v43:
## cpu
module cpu(clock, reset, instruction, read_data, memory_control, PC, ALU_result, write_data);
    input clock;
    input reset;
    input [31:0] instruction;
    input [31:0] read_data;
    output [3:0] memory_control;
    output [31:0] PC;
    output [31:0] ALU_result;
    output [31:0] write_data;
    wire [1:0] PC_select;
    wire ALU_select; 
    wire reg_write;
    wire jump;
    wire zero;
    wire [2:0] result_select;
    wire [3:0] ALU_control;
    controller controller
    (
        instruction[6:0],        
        instruction[14:12],      
        instruction[30],         
        zero,                    
        result_select,           
        memory_control,          
        PC_select,               
        ALU_select,              
        reg_write,               
        jump,                    
        ALU_control              
    );
    datapath datapath
    (
        clock,                   
        reset,                   
        result_select,           
        PC_select,               
  ...
For scale: ~4600 cells after synthesis, about 1100 flip-flops, ~170 I/O pins, about 63000 um2 of cells after synthesis.
make LEC_CHECK=0 CAP_MARGIN=20 CORE_MARGIN=2 CORE_UTILIZATION=60 CTS_CLUSTER_SIZE=57 SETUP_SLACK_MARGIN=-0.66 SLEW_MARGIN=20 finish   # period 6.61 ns
run.sh (not shown) runs the stock make flow with config.mk's settings and CLKGATE_MAP_FILE=.
The flow ended early for v43: it failed with a tool error in global routing.
Input changes introduced in v46 (baseline for comparison: v43):
- clearing CTS_CLUSTER_SIZE, which used to be 57
- putting PLACE_DENSITY at 0.4 where nothing was set
- putting CTS_CLUSTER_DIAMETER at 393 where nothing was set
- swapping 60 for 72 in CORE_UTILIZATION
- clearing SETUP_SLACK_MARGIN, which used to be -0.66
- swapping 6.61 for 3.34 in the clock period (ns, I/O delays scaled along)
--- outcome ---
Count of library flops with an enable pin came out exactly the same in v43 and v46.
v46 never completed; the flow aborted with a tool error in detailed placement.
In the flow results for v43 and v46, the width of the die is smaller on v46.
Per the comparison of v46 with v43, core utilization before placement saw an increase, number of core rows down 10, floorplan die area moved down.
v46: height of the chip lower than v43
diff inputs: v46 => v50
- CTS_CLUSTER_DIAMETER removed (was 393)
- CORE_UTILIZATION changed from 72 to 57
- PLACE_DENSITY removed (was 0.4)
- CTS_CLUSTER_SIZE newly set to 50
- the clock period (ns, I/O delays scaled along) changed from 3.34 to 6.34
--- outcome ---
No crash in v50: every stage finished, but the layout fails its final checks due to setup timing. Total die area: v50 vs v46 up 23000 um2. As far as synthesized instance count goes, v50 and v46 are indistinguishable; the numbers are identical. Summary of v50 over v46: placeable core area up about 26%, routability congestion estimate from global placement lower.
Modified inputs, v30 compared to v50
- removing CTS_CLUSTER_SIZE (formerly 50)
- changing CORE_UTILIZATION from 57 to 55
- changing the clock period (ns, I/O delays scaled along) from 6.34 to 11.0
--- outcome ---
- Diff v50 -> v30: cell area reported after detailed placement dropped about 9%; part of the total power dissipated in combinational logic fell 7.4 points; post-route met1 wirelength saw a decrease; global routing usage on met1 went down; global-route wire length before repair lower.
- I/O pin total: v30 vs v50 identical
- Of v30 and v50, it is v30 that has the lower cell area.
- From v50 to v30 the numbers moved as follows: met3 usage has decreased; number of iterations in the first detailed-routing pass has increased.
- v30 went all the way through the flow, and no timing, DRC or antenna check failed.

---

== run A ==
cpu again, from the RTL that the note above started with.
clock: 6.09 ns
lec_check: 0
abc_area: 1
cap_margin: 35
cell_pad_in_sites_detail_placement: 1
core_aspect_ratio: 1.46
core_margin: 2
core_utilization: 45
cts_cluster_size: 29
gpl_timing_driven: 1
max_routing_layer: met4
place_density_lb_addon: 0.28
slew_margin: 15
tns_end_percent: 15
Run A: it failed during global routing (5_1_grt), and the tool reported GRT-0228.
Here is what was changed in the inputs of run B compared with run A.
==> flow/config.mk <==
export PLATFORM = sky130hd
export DESIGN_NAME = cpu
export DESIGN_NICKNAME = cpu
export VERILOG_FILES = /design/flow/design.v
export SDC_FILE = /design/flow/constraint.sdc
export NUM_CORES = 4
export LEC_CHECK = 0
export CAP_MARGIN = 0
export CELL_PAD_IN_SITES_DETAIL_PLACEMENT = 0
export CORE_MARGIN = 2
export CORE_UTILIZATION = 72
export CTS_CLUSTER_DIAMETER = 394
export CTS_CLUSTER_SIZE = 29
export GPL_TIMING_DRIVEN = 1
export MAX_ROUTING_LAYER = met4
export PLACE_DENSITY = 0.35
export SETUP_SLACK_MARGIN = 1.56
export SLEW_MARGIN = 15
export TNS_END_PERCENT = 15
==> flow/constraint.sdc <==
create_clock -name core_clock -period 5.29 [get_ports {clock}]
set_input_delay 1.0580 -clock core_clock [delete_from_list [all_inputs] [get_ports {clock}]]
set_output_delay 1.0580 -clock core_clock [all_outputs]
set_load 0.01 [all_outputs]
Results
global routing (5_1_grt): run B exited with error
Compared with run A, in run B final RePlAce weighted congestion up 11%, initial core utilization went up by 27 points, placed standard-cell area lost 5.6%.
Post-synthesis cell area is higher on run A
Run B ends up with a total number of H-tree levels that is 1 lower than in run A.
The lower area of the synthesized netlist per yosys stat of run B and run A is in run B.
Edits applied to the flow inputs when going from run B to run C:
==> flow/config.mk <==
export PLATFORM = sky130hd
export DESIGN_NAME = cpu
export DESIGN_NICKNAME = cpu
export VERILOG_FILES = /design/flow/design.v
export SDC_FILE = /design/flow/constraint.sdc
export NUM_CORES = 4
export LEC_CHECK = 0
export CAP_MARGIN = 20
export CORE_MARGIN = 2
export CORE_UTILIZATION = 57
export SETUP_SLACK_MARGIN = 1.25
export SLEW_MARGIN = 20
==> flow/constraint.sdc <==
create_clock -name core_clock -period 6.38 [get_ports {clock}]
set_input_delay 1.2760 -clock core_clock [delete_from_list [all_inputs] [get_ports {clock}]]
set_output_delay 1.2760 -clock core_clock [all_outputs]
set_load 0.01 [all_outputs]
### Flow results
[flow] run C | stages: complete | final checks: fail | reason: setup timing. Run B -> run C: vertical die size increased by more than 10%. Compared with run B, in run C die area went up, portion of netlist area occupied by mux cells ~0 delta. Post-detailed-placement cell area on run C is up relative to run B.
Here is what was changed in the inputs of run D compared with run C.
-- flow/config.mk --
<<< run C, line 8
export CAP_MARGIN = 20
export CORE_MARGIN = 2
export CORE_UTILIZATION = 57
export SETUP_SLACK_MARGIN = 1.25
export SLEW_MARGIN = 20
>>> run D, line 8
export CAP_MARGIN = 20
export CELL_PAD_IN_SITES_DETAIL_PLACEMENT = 0
export CORE_MARGIN = 2
export CORE_UTILIZATION = 58
export CTS_CLUSTER_SIZE = 29
export GPL_TIMING_DRIVEN = 1
export MAX_ROUTING_LAYER = met4
export PLACE_DENSITY_LB_ADDON = 0.06
export SLEW_MARGIN = 20
export TNS_END_PERCENT = 15
==> flow/constraint.sdc <==
create_clock -name core_clock -period 6.09 [get_ports {clock}]
set_input_delay 1.2180 -clock core_clock [delete_from_list [all_inputs] [get_ports {clock}]]
set_output_delay 1.2180 -clock core_clock [all_outputs]
set_load 0.01 [all_outputs]
[compare] base=run C new=run D: starting density of the core rose by 0.97 points; area after synthesis held; placed wire-length estimate grew by 7.5%. Placed instance area of run C is on par with run D. Run D never completed; the flow aborted with a tool error in global routing (5_1_grt).

---

job 7590:
Starting RTL as in the previous note.
clock: 11.0 ns
lec_check: 0
cap_margin: 0
cell_pad_in_sites_detail_placement: 1
core_margin: 2
core_utilization: 40
cts_cluster_diameter: 347
gpl_routability_driven: 1
max_routing_layer: met4
setup_slack_margin: 2.84
slew_margin: 15
Job 7590 completed every stage of the flow, and the final layout passed the timing, design-rule and antenna checks.
Edits applied to the flow inputs when going from job 7590 to job 444:
==> flow/config.mk <==
export PLATFORM = sky130hd
export DESIGN_NAME = cpu
export DESIGN_NICKNAME = cpu
export VERILOG_FILES = /design/flow/design.v
export SDC_FILE = /design/flow/constraint.sdc
export NUM_CORES = 4
export LEC_CHECK = 0
export CAP_MARGIN = 20
export CORE_MARGIN = 2
export CORE_UTILIZATION = 57
export PLACE_DENSITY_LB_ADDON = 0.05
export SETUP_SLACK_MARGIN = 1.57
export SLEW_MARGIN = 20
==> flow/constraint.sdc <==
create_clock -name core_clock -period 6.09 [get_ports {clock}]
set_input_delay 1.2180 -clock core_clock [delete_from_list [all_inputs] [get_ports {clock}]]
set_output_delay 1.2180 -clock core_clock [all_outputs]
set_load 0.01 [all_outputs]
==> comparison <==
No crash in job 444: every stage finished, but the layout fails its final checks due to negative setup slack. Job 444 vs job 7590: worst setup slack down in job 444. Relative to job 7590, non-clock buffer count has increased by 759 in job 444. Job 7590 and job 444 ended up with nearly the same multi-input combinational cell area. For job 7590, the termination of the worst setup path was ALU_result[28], unlike job 444, where it was datapath.pc_reg.q[11]. Total power of job 444 is higher than that of job 7590. Looking at sum of negative setup slack, job 444 sits 272.13 ns lower than job 7590 does. Job 7590 → job 444: switching part of the total -0.90 points; finished layout cell area increased 5800 um2. Looking at job 7590 and job 444, the unique cell type count in the Yosys netlist is a wash. Diff job 7590 -> job 444: post-synthesis to final-layout area growth climbed 9.2 points, share of the final layout cell area in sequential cells decreased by 2.8 points relative to the old numbers.
> inputs changed (job 444 -> job 4264)
-- flow/config.mk --
<<< job 444, line 10
export CORE_UTILIZATION = 57
export PLACE_DENSITY_LB_ADDON = 0.05
export SETUP_SLACK_MARGIN = 1.57
>>> job 4264, line 10
export CORE_UTILIZATION = 40
==> flow/constraint.sdc <==
create_clock -name core_clock -period 11.0 [get_ports {clock}]
set_input_delay 2.2000 -clock core_clock [delete_from_list [all_inputs] [get_ports {clock}]]
set_output_delay 2.2000 -clock core_clock [all_outputs]
set_load 0.01 [all_outputs]
==> comparison <==
For the total placed cells including tap cells, job 4264 came in 98 lower than job 444 did. Diff job 4264 and job 444: endpoint required time on the critical path lower in job 444. Out of job 4264 and job 444, the only run to close with the timing, design-rule and antenna checks passing was job 4264. Cmp job 4264 and job 444 / measured slew at the worst slew-check pin / higher: job 4264. On total global routing track utilization: between job 4264 and job 444, it ends up lower for job 4264.
Here is what was changed in the inputs of job 533 compared with job 4264.
-- flow/config.mk --
<<< job 4264, line 10
export CORE_UTILIZATION = 40
>>> job 533, line 10
export CORE_UTILIZATION = 60
export CTS_CLUSTER_SIZE = 50
export HOLD_SLACK_MARGIN = 0.3
export SETUP_SLACK_MARGIN = -0.42
==> flow/constraint.sdc <==
create_clock -name core_clock -period 6.34 [get_ports {clock}]
set_input_delay 1.2680 -clock core_clock [delete_from_list [all_inputs] [get_ports {clock}]]
set_output_delay 1.2680 -clock core_clock [all_outputs]
set_load 0.01 [all_outputs]
Notes after the runs:
global routing: job 533 exited with error
Die size | job 533 below job 4264
Job 533 does better than job 4264 on total core area.
Xor/xnor share of the synthesized area: job 533 vs job 4264 identical
Re number of primary I/O pins: no difference whatsoever between job 533 and job 4264.
Between job 4264 and job 533, worst setup slack after placement is lower for job 533, job 4264 comes in above that.
From job 533 to job 4264, number of port buffers did not move at all.
Delta (job 533 minus job 4264): number of placed cells counting well taps increased by about 0.7% relative to the old numbers, setup fix buffers added after clock tree synthesis increased by 39 relative to the old numbers.

---

cpu again, from the RTL that the note above started with.
==> flow/design.v (excerpt) <==
module cpu(clock, reset, instruction, read_data, memory_control, PC, ALU_result, write_data);
export LEC_CHECK = 0
export CAP_MARGIN = 20
export CORE_ASPECT_RATIO = 0.51
export CORE_MARGIN = 2
export CORE_UTILIZATION = 60
export PLACE_DENSITY_LB_ADDON = 0.05
export SETUP_SLACK_MARGIN = 1.57
export SLEW_MARGIN = 20
export TNS_END_PERCENT = 5
create_clock -name core_clock -period 6.09 [get_ports {clock}]
The first run finished but failed the layout checks on setup timing.
Edit:
CELL_PAD_IN_SITES_DETAIL_PLACEMENT = 0   (was unset)
CORE_ASPECT_RATIO = unset   (was 0.51)
CORE_UTILIZATION = 58   (was 60)
CTS_CLUSTER_SIZE = 29   (was unset)
GPL_TIMING_DRIVEN = 1   (was unset)
MAX_ROUTING_LAYER = met4   (was unset)
PLACE_DENSITY_LB_ADDON = 0.17   (was 0.05)
SETUP_SLACK_MARGIN = unset   (was 1.57)
TNS_END_PERCENT = 15   (was 5)
The new run completed and failed the layout checks on setup timing.
Fmax shrinks by 0.47%.
Global-route usage shrinks by 1.1 points.
Utilization shrinks by 0.42 points.
Cell area grows by 3.1%.
Clock skew shrinks by 0.0079 ns.
Edit:
CAP_MARGIN = 35   (was 20)
CELL_PAD_IN_SITES_DETAIL_PLACEMENT = 1   (was 0)
CORE_UTILIZATION = 62   (was 58)
PLACE_DENSITY_LB_ADDON = 0.28   (was 0.17)
SLEW_MARGIN = 15   (was 20)
This time the run aborted during 3_5_place_dp with DPL-0033.
Die size decreases by a few percent.
Synthesized area is unchanged.
Synthesized cell count stays the same.

---

try-maple:
Starting RTL as in the previous note.
Settings: LEC_CHECK=0, CAP_MARGIN=20, CORE_MARGIN=2, CORE_UTILIZATION=60, CTS_CLUSTER_SIZE=56, PLACE_DENSITY_LB_ADDON=0.05, SETUP_SLACK_MARGIN=1.75, SLEW_MARGIN=20; clock period 6.09 ns.
global routing (5_1_grt): try-maple exited with error
> inputs changed (try-maple -> try-tundra)
--- a/flow/config.mk
+++ b/flow/config.mk
@@ -7,8 +7,12 @@
 export LEC_CHECK = 0
 export CAP_MARGIN = 20
+export CELL_PAD_IN_SITES_DETAIL_PLACEMENT = 0
 export CORE_MARGIN = 2
-export CORE_UTILIZATION = 60
-export CTS_CLUSTER_SIZE = 56
-export PLACE_DENSITY_LB_ADDON = 0.05
-export SETUP_SLACK_MARGIN = 1.75
+export CORE_UTILIZATION = 58
+export CTS_CLUSTER_SIZE = 59
+export GPL_TIMING_DRIVEN = 1
+export MAX_ROUTING_LAYER = met4
+export PLACE_DENSITY_LB_ADDON = 0.16
+export SETUP_SLACK_MARGIN = -0.48
 export SLEW_MARGIN = 20
+export TNS_END_PERCENT = 15
==> results <==
Number of rows in the core area in try-tundra is 2 higher than in try-maple. Re weighted congestion at the end of routability-driven global placement: try-tundra is 0.029 up on try-maple. As far as number of buffer cells added on primary ports goes, try-tundra and try-maple are indistinguishable; the numbers are identical. try-maple -> try-tundra: post-place instance area flat. try-maple and try-tundra ended up with nearly the same summed standard-cell area reported by yosys. Of try-maple and try-tundra, the run reporting the higher share of the core filled by cells before placement was try-maple. Compared with try-maple, HPWL after detailed placement in try-tundra decreased slightly. Completing all stages was not enough for try-tundra: its layout failed the final checks because of negative setup slack. In try-tundra relative to try-maple, core region area had gone up by a few percent.
The following lists how try-raven was set up differently from try-tundra:
==> flow/config.mk <==
export PLATFORM = sky130hd
export DESIGN_NAME = cpu
export DESIGN_NICKNAME = cpu
export VERILOG_FILES = /design/flow/design.v
export SDC_FILE = /design/flow/constraint.sdc
export NUM_CORES = 4
export LEC_CHECK = 0
export CAP_MARGIN = 20
export CORE_MARGIN = 2
export CORE_UTILIZATION = 56
export SLEW_MARGIN = 20
==> flow/constraint.sdc <==
create_clock -name core_clock -period 3.34 [get_ports {clock}]
set_input_delay 0.6680 -clock core_clock [delete_from_list [all_inputs] [get_ports {clock}]]
set_output_delay 0.6680 -clock core_clock [all_outputs]
set_load 0.01 [all_outputs]
## What came out
| try-raven | all stages done | FAIL | negative setup slack |. Maximum number of pins on one net before global-route repair (try-raven / try-tundra): 0.814. Where total die size is concerned, try-tundra is better than try-raven. [try-raven] setup TNS fell 2270.71 ns relative to try-tundra. Compared with try-tundra, try-raven shows a via count that is 3386 lower. Compared with try-tundra, in try-raven number of antenna diodes has decreased; clock group power up about 80%; global routing met3 resource utilization went down; count of buffers inserted at the top-level ports has remained practically unchanged. Relative to try-tundra, number of vias per cell decreased by 7.9% in try-raven.
Changes in try-willow relative to try-raven:
--- a/flow/config.mk
+++ b/flow/config.mk
@@ -8,4 +8,6 @@
 export CAP_MARGIN = 20
 export CORE_MARGIN = 2
-export CORE_UTILIZATION = 56
+export CORE_UTILIZATION = 62
+export CTS_CLUSTER_SIZE = 98
+export SETUP_SLACK_MARGIN = 0.97
 export SLEW_MARGIN = 20
[summary]
What ended try-willow was a tool error in global routing (5_1_grt); the run never finished. From try-raven to try-willow the numbers moved as follows: area after detailed placement higher; estimated wirelength of the detail-placed design higher; post-CTS setup repair buffer count lower; vertical die dimension lower.
Input-level comparison between try-xenon and try-willow:
--- a/flow/config.mk
+++ b/flow/config.mk
@@ -8,6 +8,5 @@
 export CAP_MARGIN = 20
 export CORE_MARGIN = 2
-export CORE_UTILIZATION = 62
-export CTS_CLUSTER_SIZE = 98
-export SETUP_SLACK_MARGIN = 0.97
+export CORE_UTILIZATION = 57
+export SETUP_SLACK_MARGIN = 1.48
 export SLEW_MARGIN = 20
==> flow/constraint.sdc <==
create_clock -name core_clock -period 6.61 [get_ports {clock}]
set_input_delay 1.3220 -clock core_clock [delete_from_list [all_inputs] [get_ports {clock}]]
set_output_delay 1.3220 -clock core_clock [all_outputs]
set_load 0.01 [all_outputs]
Results
- No crash in try-xenon: every stage finished, but the layout fails its final checks due to negative setup slack.
- Higher instance count after placement with tap cells included goes to try-willow over try-xenon.
- Total number of placement rows in try-xenon vs try-willow: up 5
- On total cells reported by yosys after synthesis, try-willow tracks try-xenon almost exactly.
- Of try-xenon and try-willow, it is try-xenon that has the higher number of post-CTS setup repair buffers.
- Number of gates resized after CTS, try-willow and try-xenon, lower one = try-willow.
- Going from try-willow to try-xenon, half-perimeter wire length after detailed placement shrank by more than 10%.
- try-willow has lower die area than try-xenon.
- Diff try-willow -> try-xenon | floorplan die width | up by a few percent
Power is estimated from default activity; no workload was simulated.
